==> flow/design.v (excerpt) <==
module snack(
    input ps2_data,
    input ps2_clk,
    input clk,
    input [1:0] speed_mode,
    input rst_n,
    input key,
    output hsync,
    output vsync,
    output beep,
    output [3:0] vga_r,
    output [3:0] vga_g,
    output [3:0] vga_b
    );
Size: roughly 7700 cells after synthesis, ~580 flip-flops, roughly 22 I/O pins.
clock: 15.4 ns
lec_check: 0
abc_area: 1
cap_margin: 0
core_margin: 2
core_utilization: 72
cts_cluster_diameter: 232
hold_slack_margin: 0.29
place_density: 0.64
setup_slack_margin: -0.92
slew_margin: 40
run.sh (not shown) runs the stock make flow with config.mk's settings and CLKGATE_MAP_FILE=.
Edit:
Settings changed: ABC_AREA 1 to not set, CAP_MARGIN 0 to 20, CTS_CLUSTER_DIAMETER 232 to not set, CTS_CLUSTER_SIZE set to 10, HOLD_SLACK_MARGIN 0.29 to not set, PLACE_DENSITY 0.64 to not set, SETUP_SLACK_MARGIN -0.92 to 1.69, SLEW_MARGIN 40 to 20.
Clock period 15.4 ns to 5.7 ns, I/O delays scaled along.
What happened: Clock power climbs to 2.5 times its value. Total power climbs to 2.6 times its value. Hold slack gets worse by 0.0051 ns. Final area drops by 2.9%. Register-to-register slack gets worse by 9.9 ns. Critical path depth climbs by 8. Global-route usage climbs by 1.7 points. Count of clock-buffer cells in the layout climbs by 17. Final cell count drops by 14%.
Edit:
Settings changed: ABC_AREA set to 1, CTS_CLUSTER_SIZE 10 to not set, HOLD_SLACK_MARGIN set to 0.29, PLACE_DENSITY_LB_ADDON set to 0.03, SETUP_SLACK_MARGIN 1.69 to 1.49.
What happened: Flip-flop count stays the same. Routed wire length came out higher by 2.7%. Maximum frequency is higher by 9.3%. Cell count goes up by 16%. Power rose by 5.7%. Design area rose by 2.9%. Hold slack is worse by 0.021 ns. Non-clock buffer count goes down by 55.
Edit:
Settings changed: ABC_AREA 1 to not set, HOLD_SLACK_MARGIN 0.29 to not set, PLACE_DENSITY_LB_ADDON 0.03 to 0.0, SETUP_SLACK_MARGIN 1.49 to 1.7.
The new run completed without violations. Via count went down by 8.0%. Sequential share of layout area went up by 0.78 points. Power went down by 4.0%. Synthesized area went down by 3.5%. Wire length went down by 2.4%. Utilization went up by 0.62 points. Setup slack gets worse by 0.43 ns. Final cell count went down by 14%. Global-route usage went up by 0.54 points.
Edit:
Settings changed: ABC_AREA set to 1, CTS_CLUSTER_DIAMETER set to 317, CTS_CLUSTER_SIZE set to 17, HOLD_SLACK_MARGIN set to 0.29, PLACE_DENSITY set to 0.69, PLACE_DENSITY_LB_ADDON 0.0 to not set, SETUP_SLACK_MARGIN 1.7 to -0.38.
Design area increases by about 0.64%.
First-iteration DRC count goes up by 12%.
Total power goes down by about 12%.

v34:
snack again, from the RTL that the note above started with.
export LEC_CHECK = 0
export CAP_MARGIN = 30
export CELL_PAD_IN_SITES_DETAIL_PLACEMENT = 0
export CELL_PAD_IN_SITES_GLOBAL_PLACEMENT = 0
export CORE_MARGIN = 2
export CORE_UTILIZATION = 69
export MIN_ROUTING_LAYER = met1
export PLACE_DENSITY = 0.69
export SLEW_MARGIN = 20
create_clock -name core_clock -period 6.78 [get_ports {clk}]
The following lists how v10 was set up differently from v34:
# v34
export LEC_CHECK = 0
export CAP_MARGIN = 30
export CELL_PAD_IN_SITES_DETAIL_PLACEMENT = 0
export CELL_PAD_IN_SITES_GLOBAL_PLACEMENT = 0
export CORE_MARGIN = 2
export CORE_UTILIZATION = 69
export MIN_ROUTING_LAYER = met1
export PLACE_DENSITY = 0.69
export SLEW_MARGIN = 20
create_clock -name core_clock -period 6.78 [get_ports {clk}]
# v10
export LEC_CHECK = 0
export CAP_MARGIN = 20
export CORE_MARGIN = 2
export CORE_UTILIZATION = 40
export SLEW_MARGIN = 20
create_clock -name core_clock -period 8.48 [get_ports {clk}]
Findings:
Against v34, v10 comes in 0.017 ns higher on clock period minus final worst setup slack. v10 reports its critical path's slowest cell as sky130_fd_sc_hd__dfxtp_2 while v34 reports sky130_fd_sc_hd__a2111oi_0. Area: v10 vs v34 -> v10 larger. The length in cells of the worst reg-to-reg path number comes out higher for v34 vs v10.
The following lists how v32 was set up differently from v10:
# v10
export LEC_CHECK = 0
export CAP_MARGIN = 20
export CORE_MARGIN = 2
export CORE_UTILIZATION = 40
export SLEW_MARGIN = 20
create_clock -name core_clock -period 8.48 [get_ports {clk}]
# v32
export LEC_CHECK = 0
export CAP_MARGIN = 20
export CORE_MARGIN = 2
export CORE_UTILIZATION = 72
export SETUP_SLACK_MARGIN = 1.49
export SLEW_MARGIN = 20
create_clock -name core_clock -period 5.7 [get_ports {clk}]
==> comparison <==
There was hardly any difference in flip-flop count between v32 and v10.
Via count on v32 is up relative to v10.
Both conditions hold for v32: the flow ran to the end and the final layout passed the timing, design-rule and antenna checks.
In v32, the first-pass GRT wire length came out about 4% below the value in v10.
Higher number of placement rows was reported by v10, not v32.
On non-clock buffer area fraction after layout: between v32 and v10, it ends up higher for v32.
Of v32 and v10, v10 shows the higher least setup slack across all paths after layout, with v32 below it.
v32 vs. v10: shortest clock period the worst path allows after layout shrank by 0.19 ns, sequential share of layout area picked up an extra 0.28 points.
Average via count per standard cell ended up about 14% higher on v32 than on v10.
On v32: share of total power in combinational logic is 0.4 points higher than what v10 gave.
NOTE: count of inserted tapcells in v32 falls short of that of v10
Relative to v32, the following input files were edited for v53:
# v32
export LEC_CHECK = 0
export CAP_MARGIN = 20
export CORE_MARGIN = 2
export CORE_UTILIZATION = 72
export SETUP_SLACK_MARGIN = 1.49
export SLEW_MARGIN = 20
create_clock -name core_clock -period 5.7 [get_ports {clk}]
# v53
export LEC_CHECK = 0
export CAP_MARGIN = 20
export CORE_MARGIN = 2
export CORE_UTILIZATION = 72
export CTS_CLUSTER_DIAMETER = 74
export CTS_CLUSTER_SIZE = 10
export HOLD_SLACK_MARGIN = 0.29
export PLACE_DENSITY = 0.4
export SETUP_SLACK_MARGIN = 1.69
export SLEW_MARGIN = 20
create_clock -name core_clock -period 5.7 [get_ports {clk}]
## What came out
Taking v32 as the reference point, the slew at the pin with the worst max-slew slack of v53 falls by 0.0061 ns.
Post-route cell area essentially unchanged between v53 and v32.
[v53] number of non-clock buffers in the layout rose 23 relative to v32
In terms of relative area change from synthesis to final layout, v53 and v32 differ only marginally.
CTS buffer count: v53 vs v32 identical
Global routing usage on met3 came out lower on v53 than on v32.
In v53 the worst path required time turned out 0.02 ns lower than in v32.
Power and IR drop assume default switching activity.
